==> run K <==
// cpu_core
module cpu_core (
    input  wire        clk,
    input  wire        rst_n,
    output reg         bus_valid,
    output reg         bus_write,
    output reg  [18:0] bus_addr,
    output reg  [18:0] bus_wdata,
    input  wire [18:0] bus_rdata
);
==> flow/config.mk <==
export PLATFORM = sky130hd
export DESIGN_NAME = cpu_core
export DESIGN_NICKNAME = cpu_core
export VERILOG_FILES = /design/flow/design.v
export SDC_FILE = /design/flow/constraint.sdc
export NUM_CORES = 4
export LEC_CHECK = 0
export CAP_MARGIN = 20
export CORE_MARGIN = 2
export CORE_UTILIZATION = 69
export CTS_CLUSTER_DIAMETER = 131
export CTS_CLUSTER_SIZE = 31
export GPL_ROUTABILITY_DRIVEN = 1
export GPL_TIMING_DRIVEN = 1
export SETUP_SLACK_MARGIN = 5.0
export SLEW_MARGIN = 5
==> flow/constraint.sdc <==
create_clock -name core_clock -period 43.2 [get_ports {clk}]
set_input_delay 8.6400 -clock core_clock [delete_from_list [all_inputs] [get_ports {clk}]]
set_output_delay 8.6400 -clock core_clock [all_outputs]
set_load 0.01 [all_outputs]
run.sh (not shown) runs the stock make flow with config.mk's settings and CLKGATE_MAP_FILE=.
==> run X (differences from run K) <==
CORE_UTILIZATION = 72   (was 69)
CTS_CLUSTER_DIAMETER = unset   (was 131)
CTS_CLUSTER_SIZE = unset   (was 31)
GPL_ROUTABILITY_DRIVEN = unset   (was 1)
GPL_TIMING_DRIVEN = unset   (was 1)
PLACE_DENSITY_LB_ADDON = 0.0   (was unset)
SETUP_SLACK_MARGIN = unset   (was 5.0)
SLEW_MARGIN = 20   (was 5)
==> flow/constraint.sdc (replaced) <==
create_clock -name core_clock -period 15.3 [get_ports {clk}]
set_input_delay 3.0600 -clock core_clock [delete_from_list [all_inputs] [get_ports {clk}]]
set_output_delay 3.0600 -clock core_clock [all_outputs]
set_load 0.01 [all_outputs]
==> run G (differences from run K) <==
CORE_UTILIZATION = 58   (was 69)
CTS_CLUSTER_DIAMETER = unset   (was 131)
CTS_CLUSTER_SIZE = unset   (was 31)
GPL_ROUTABILITY_DRIVEN = unset   (was 1)
GPL_TIMING_DRIVEN = unset   (was 1)
SLEW_MARGIN = 20   (was 5)
==> flow/constraint.sdc (replaced) <==
create_clock -name core_clock -period 45.0 [get_ports {clk}]
set_input_delay 9.0000 -clock core_clock [delete_from_list [all_inputs] [get_ports {clk}]]
set_output_delay 9.0000 -clock core_clock [all_outputs]
set_load 0.01 [all_outputs]
==> summary of the runs <==
Run G finished with timing, DRC and antenna clean. Run K aborted during global routing (GRT-0232). Run X did not get past clock tree synthesis.
In synthesized area, run X and run K do not differ.
In synthesized cell count, run X and run G do not differ.
In run K the die area is higher than in run X, by 4.3%.


==> run a <==
==> flow/design.v <==
module if_stage (
    input  wire        clk,
    input  wire        rst_n,
    input  wire        stall,
    input  wire        branch_taken,
    input  wire [18:0] branch_target,
    output reg         ibus_valid,
    output reg  [18:0] ibus_addr,
    input  wire [18:0] ibus_rdata,
    output reg  [18:0] pc,
    output reg  [18:0] instruction
);
    always @(posedge clk or negedge rst_n) begin
        if (!rst_n) begin
            pc          <= 19'd0;
            ibus_valid  <= 1'b0;
        end
        else if (!stall) begin
            pc <= branch_taken ? branch_target : pc + 19'd1;
            ibus_valid <= 1'b1;
            ibus_addr  <= pc;
        end
    end
    always @(posedge clk or negedge rst_n) begin
        if (!rst_n)
            instruction <= 19'd0;
        else if (ibus_valid)
            instruction <= ibus_rdata;
    end
endmodule
module id_stage(
    input [18:0] instruction,
    output [4:0] opcode,
    output [2:0] rd,
    output [2:0] rs1,
    output [2:0] rs2,
    output [14:0] immediate,
    output reg [1:0] prediction
);
    assign opcode = instruction[18:14];
    assign rd = instruction[13:11];
    assign rs1 = instruction[10:8];
    assign rs2 = instruction[7:5];
    assign immediate = instruction[14:0];
    always @(*) begin
        case(opcode)
            5'b01010, 5'b01011, 5'b01100: prediction = 2'b10;  
            default: prediction = 2'b00;  
        endcase
    end
endmodule
module regfile(
    input clk,
    input [2:0] rd_addr,
    input [2:0] rs1_addr,
    input [2:0] rs2_addr,
    input [18:0] wb_data,
    input reg_write,
    output [18:0] rs1_data,
    output [18:0] rs2_data
);
    reg [18:0] registers [0:7];
    always @(posedge clk) begin
        if (reg_write && rd_addr != 0)
            registers[rd_addr] <= wb_data;
    end
    assign rs1_data = (rs1_addr == 3'd0) ? 19'd0 : registers[rs1_addr];
    assign rs2_data = (rs2_addr == 3'd0) ? 19'd0 : registers[rs2_addr];
endmodule
module alu(
    input [4:0] opcode,
    input [18:0] operand_a,
    input [18:0] operand_b,
    output reg [18:0] result,
    output reg zero_flag,
    output reg div_by_zero
);
    always @(*) begin
        result = 19'd0;
        div_by_zero = 1'b0;
        case(opcode)
            5'b00000: result = operand_a + operand_b;
            5'b00001: result = operand_a - operand_b;
            5'b00010: result = operand_a * operand_b;
            5'b00011: begin
                div_by_zero = (operand_b == 0);
                result = (operand_b == 0) ? 19'h7FFFF : operand_a / operand_b;
            end
            5'b00100: result = operand_a & operand_b;
            5'b00101: result = operand_a | operand_b;
            5'b00110: result = operand_a ^ operand_b;
            5'b00111: result = ~operand_a;
            5'b01000: result = operand_a + 1;
            5'b01001: result = operand_a - 1;
        endcase
        zero_flag = (result == 0);
    end
endmodule
module cpu_core (
    input  wire        clk,
    input  wire        rst_n,
    output reg         bus_valid,
    output reg         bus_write,
    output reg  [18:0] bus_addr,
    output reg  [18:0] bus_wdata,
    input  wire [18:0] bus_rdata
);
    wire [18:0] if_pc;
    wire [18:0] if_instr;
    wire [4:0]  opcode;
    wire [2:0]  rd, rs1, rs2;
    wire [14:0] imm;
    wire [18:0] rs1_data, rs2_data;
    wire [18:0] alu_result;
    wire        zero_flag;
    wire        div_by_zero;
    wire [18:0] wb_data;
    wire        reg_write;
    wire is_load  = (opcode == 5'b01000);
    wire is_store = (opcode == 5'b01001);
    wire mem_access = is_load | is_store;
    if_stage ifs (
        .clk(clk),
        .rst_n(rst_n),
        .stall(mem_access),           
        .branch_taken(1'b0),
        .branch_target(19'd0),
        .ibus_valid(),                
        .ibus_addr(),                 
        .ibus_rdata(bus_rdata),
        .pc(if_pc),
        .instruction(if_instr)
    );
    id_stage id (
        .instruction(if_instr),
        .opcode(opcode),
        .rd(rd),
        .rs1(rs1),
        .rs2(rs2),
        .immediate(imm),
        .prediction()
    );
    regfile rf (
        .clk(clk),
        .rd_addr(rd),
        .rs1_addr(rs1),
        .rs2_addr(rs2),
        .wb_data(wb_data),
        .reg_write(reg_write),
        .rs1_data(rs1_data),
        .rs2_data(rs2_data)
    );
    alu alu_u (
        .opcode(opcode),
        .operand_a(rs1_data),
        .operand_b(rs2_data),
        .result(alu_result),
        .zero_flag(zero_flag),
        .div_by_zero(div_by_zero)
    );
always @(*) begin
    bus_valid = mem_access;
    bus_write = is_store;
    bus_addr  = alu_result;
    bus_wdata = rs2_data;
end
    assign wb_data =
        (is_load)  ? bus_rdata :
                     alu_result;
    assign reg_write = ~is_store & ~is_load;
endmodule
==> flow/run.sh <==
#!/bin/bash
# the make line also repeats each setting of config.mk as NAME=value (left out here)
make -C /OpenROAD-flow-scripts/flow DESIGN_CONFIG=/design/flow/config.mk WORK_HOME=/design/flow/orfs CLKGATE_MAP_FILE= finish
==> flow/config.mk <==
export PLATFORM = sky130hd
export DESIGN_NAME = cpu_core
export DESIGN_NICKNAME = cpu_core
export VERILOG_FILES = /design/flow/design.v
export SDC_FILE = /design/flow/constraint.sdc
export NUM_CORES = 4
export LEC_CHECK = 0
export CAP_MARGIN = 20
export CELL_PAD_IN_SITES_GLOBAL_PLACEMENT = 3
export CORE_ASPECT_RATIO = 0.93
export CORE_MARGIN = 2
export CORE_UTILIZATION = 62
export CTS_CLUSTER_DIAMETER = 343
export GPL_ROUTABILITY_DRIVEN = 0
export GPL_TIMING_DRIVEN = 0
export PLACE_DENSITY_LB_ADDON = 0.17
export SETUP_SLACK_MARGIN = 5.0
export SLEW_MARGIN = 15
export TNS_END_PERCENT = 55
==> flow/constraint.sdc <==
create_clock -name core_clock -period 43.2 [get_ports {clk}]
set_input_delay 8.6400 -clock core_clock [delete_from_list [all_inputs] [get_ports {clk}]]
set_output_delay 8.6400 -clock core_clock [all_outputs]
set_load 0.01 [all_outputs]
==> run b (differences from run a) <==
Settings changed: CELL_PAD_IN_SITES_GLOBAL_PLACEMENT 3 to unset, CORE_ASPECT_RATIO 0.93 to unset, CORE_UTILIZATION 62 to 58, CTS_CLUSTER_DIAMETER 343 to unset, GPL_ROUTABILITY_DRIVEN 0 to unset, GPL_TIMING_DRIVEN 0 to unset, PLACE_DENSITY_LB_ADDON 0.17 to unset, SLEW_MARGIN 15 to 20, TNS_END_PERCENT 55 to unset.
==> flow/constraint.sdc (replaced) <==
create_clock -name core_clock -period 24.7 [get_ports {clk}]
set_input_delay 4.9400 -clock core_clock [delete_from_list [all_inputs] [get_ports {clk}]]
set_output_delay 4.9400 -clock core_clock [all_outputs]
set_load 0.01 [all_outputs]
==> ci_impl_report.md <==
## Implementation flow summary

| Metric | Value |
|---|---|
| Outcome | `stopped before the end` |
| Die height | `between 200 and 250 um` |
| Failed at | `global routing` |
| Die ar. | `around 47000 um2` |
| Core area | `44300 um2` |
| FP Core Util | `about 59%` |
| Error msg | `[ERROR GRT-0232] Routing congestion too high. Check the congestion heatmap in the GUI.` |
Source of the figures above: run b

==> ci_impl_report.md <==
## Implementation flow summary

| Metric | Value |
|---|---|
| Die height | `slightly above 200 um` |
| FP Core Util | `62.8%` |
| Error msg | `[ERROR FLW-0024] Place density exceeds 1.0 (current PLACE_DENSITY_LB_ADDON =  0.17). Please check if the value of  PLACE_DENSITY_LB_ADDON is between 0 and 0.99.` |
| Cell Area, Synth | `26100 um2` |
| Die ar. | `~44000 um2` |
| Outcome | `stopped before the end` |
| Failed at | `global placement without I/O` |
| Post-synthesis async set-or-reset flop share | `a little under a tenth` |
Source of the figures above: run a

